Design alu_top, start of the top module:
module alu_top(CLK, OP1, OP2, OPRN, OUT, ZERO);
	input CLK;
	input [31:0] OP1;
	input [31:0] OP2;
	input [5:0] OPRN;
	output [31:0] OUT;
	output ZERO;
	reg [31:0] op1_q, op2_q;
	reg [5:0] oprn_q;
	reg [31:0] out_q;
	reg zero_q;
	wire [31:0] alu_out;
	wire alu_zero;
	ALU alu_inst(alu_out, alu_zero, op1_q, op2_q, oprn_q);
	always @(posedge CLK) begin
		op1_q <= OP1;
		op2_q <= OP2;
		oprn_q <= OPRN;
		out_q <= alu_out;
		zero_q <= alu_zero;
	end
	assign OUT = out_q;
	assign ZERO = zero_q;
endmodule
Size: ~100 flip-flops, about 100 I/O pins.
export LEC_CHECK = 0
export CAP_MARGIN = 20
export CORE_MARGIN = 4
export CORE_UTILIZATION = 57
export CTS_CLUSTER_DIAMETER = 146
export CTS_CLUSTER_SIZE = 27
export GPL_ROUTABILITY_DRIVEN = 0
export GPL_TIMING_DRIVEN = 0
export HOLD_SLACK_MARGIN = 0.21
export MIN_ROUTING_LAYER = met2
export PLACE_DENSITY_LB_ADDON = 0.02
export SLEW_MARGIN = 20
create_clock -name core_clock -period 25.5 [get_ports {CLK}]
run.sh (not shown) runs the stock make flow with config.mk's settings and CLKGATE_MAP_FILE=.
The baseline died in global routing (GRT-0116).
Rerun with:
- CORE_MARGIN: 4 -> 2
- CORE_UTILIZATION: 57 -> 65
- CTS_CLUSTER_DIAMETER: 146 -> unset
- CTS_CLUSTER_SIZE: 27 -> unset
- GPL_ROUTABILITY_DRIVEN: 0 -> unset
- GPL_TIMING_DRIVEN: 0 -> unset
- HOLD_SLACK_MARGIN: 0.21 -> unset
- MIN_ROUTING_LAYER: met2 -> unset
- PLACE_DENSITY_LB_ADDON: 0.02 -> unset
- SETUP_SLACK_MARGIN: unset -> -2.0
- clock period: 25.5 -> 28.2 ns (I/O delays scaled with it)
With this change the flow finished but failed the layout checks on setup timing.
Die area decreases by about a fifth.
Area after synthesis does not change.
Synthesized cell count does not change.
Rerun with:
- HOLD_SLACK_MARGIN: unset -> 0.28
- SETUP_SLACK_MARGIN: -2.0 -> 4.5
- clock period: 28.2 -> 31.3 ns (I/O delays scaled with it)
With this change the flow completed without violations.
Routed wire length rose by 5.4%.
Setup slack improved by 3600 ps.
Synthesized cell count does not change.
First-iteration DRC count increases by 14%.
Critical path depth decreases by 4.
Non-clock buffer count goes down by 25.
Area after synthesis is unchanged.
Rerun with:
- CORE_UTILIZATION: 65 -> 61
- HOLD_SLACK_MARGIN: 0.28 -> unset
- SETUP_SLACK_MARGIN: 4.5 -> unset
- TNS_END_PERCENT: unset -> 5
- clock period: 31.3 -> 8.7 ns (I/O delays scaled with it)
With this change the flow completed, yet does not pass: setup timing. Via count rose by 12%. Routed wire length rose by 21%. Global-route usage rose by 6.8 points. Setup slack loses 25000 ps. Synthesized area stays the same. Non-clock buffer count rose by 212. Maximum frequency fell by 7.3%. Final cell count rose by 8.7%. Worst hold slack loses 58 ps. First-iteration DRC count rose by 56%.
Rerun with:
- CORE_UTILIZATION: 61 -> 40
- TNS_END_PERCENT: 5 -> unset
- clock period: 8.7 -> 29.5 ns (I/O delays scaled with it)
The changed run passed the timing, DRC and antenna checks.
First-iteration DRC count fell by 63%.
Maximum frequency rose by 10%.
Area after synthesis stays the same.

## alpha
alu_top again, from the RTL that the note above started with.
Settings: LEC_CHECK=0, ABC_AREA=0, CAP_MARGIN=20, CORE_MARGIN=2, CORE_UTILIZATION=48, CTS_CLUSTER_DIAMETER=354, CTS_CLUSTER_SIZE=100, MAX_ROUTING_LAYER=met4, PLACE_DENSITY=0.91, SLEW_MARGIN=20, TNS_END_PERCENT=15; clock period 29.5 ns.
Status alpha: flow complete, layout not clean - setup timing
Input changes introduced in beta (baseline for comparison: alpha):
Settings: changing SLEW_MARGIN from 20 to 0; setting CELL_PAD_IN_SITES_GLOBAL_PLACEMENT to 1 for the first time; removing MAX_ROUTING_LAYER (formerly met4); setting SETUP_SLACK_MARGIN to 1.98 for the first time; changing PLACE_DENSITY from 0.91 to 0.69; changing CORE_UTILIZATION from 48 to 40; changing CTS_CLUSTER_DIAMETER from 354 to 348; setting CORE_ASPECT_RATIO to 1.86 for the first time; changing TNS_END_PERCENT from 15 to 30.
Notes after the runs:
Relative to alpha, core utilization at floorplan has decreased by 8.3 points in beta.
met3 track demand over resource down 5.7 points in beta wrt alpha
beta reached the final stage; the timing, DRC and antenna checks on its layout passed.
beta — buffer-and-inverter tally for the worst setup path 3 higher, alpha as reference
## Diff of input files: gamma against beta
Settings: SLEW_MARGIN: 0 -> 20; CTS_CLUSTER_DIAMETER: 348 -> unset; CORE_ASPECT_RATIO: 1.86 -> unset; CELL_PAD_IN_SITES_GLOBAL_PLACEMENT: 1 -> unset; SETUP_SLACK_MARGIN: 1.98 -> unset; ABC_AREA: 0 -> unset; CTS_CLUSTER_SIZE: 100 -> unset; CORE_MARGIN: 2 -> 7; TNS_END_PERCENT: 30 -> unset; PLACE_DENSITY: 0.69 -> unset; the clock period (ns, I/O delays scaled along): 29.5 -> 24.7.
==> comparison <==
Clock-buffer cell count: lower on gamma
Delta (gamma minus beta): share of synthesized area occupied by flip-flops and latches essentially unchanged, global routing usage on met1 increased 6.9 points, overall die width increased 41%.
In the reports for beta and gamma, the larger post-route cell area belongs to gamma.
Relative to beta, the routed wire length of gamma is lower by about 13%.
The met3 routed wirelength number comes out higher for gamma vs beta.
beta and gamma ended up with nearly the same clock insertion delay at the later pin of the skew report.
Worst setup slack: gamma worse than beta
gamma: flow complete, layout not clean; failing: setup timing
Any difference in global placement routability congestion between beta and gamma is small enough to ignore.
Setup changes, gamma to delta
Settings: CORE_MARGIN now 2, was 7; CORE_UTILIZATION now 65, was 40; the clock period (ns, I/O delays scaled along) now 24.1, was 24.7.
--- outcome ---
The log for delta ends in 5_1_grt with error GRT-0232, so the run never completed.
Diff gamma -> delta | placer congestion estimate | up by a little under 10%
Synthesized area per cell came out exactly the same in delta and gamma.
Summary of the comparison: chip width is lower in delta, relative to gamma.
On number of H-tree levels, gamma tracks delta almost exactly.
The overall chip area in gamma is 1.7 times that in delta.
Number of standard-cell rows in the floorplan is lower on delta
Side by side, setup slack at placement turned out lower in delta than in gamma.
From delta to gamma, Yosys chip area did not move at all.
Compared to gamma, delta has number of gates resized after CTS about 4% higher.
Between gamma and delta, number of buffers added for setup after CTS increased.
## Diff of input files: epsilon against delta
Settings: setting SETUP_SLACK_MARGIN to -2.0 for the first time; changing the clock period (ns, I/O delays scaled along) from 24.1 to 28.0.
### Flow results
- The flow ended early for epsilon: it failed with a tool error in 5_1_grt.
- Flow for delta halted at 5_1_grt, error code GRT-0232.
- delta -> epsilon: total of cells resized after clock tree synthesis decreased by more than half
- Async set-or-reset flop fraction in the synthesized netlist: epsilon vs delta identical
- Reported for epsilon and delta, fraction of the mapped netlist area in compound gates turned out identical to the last digit.
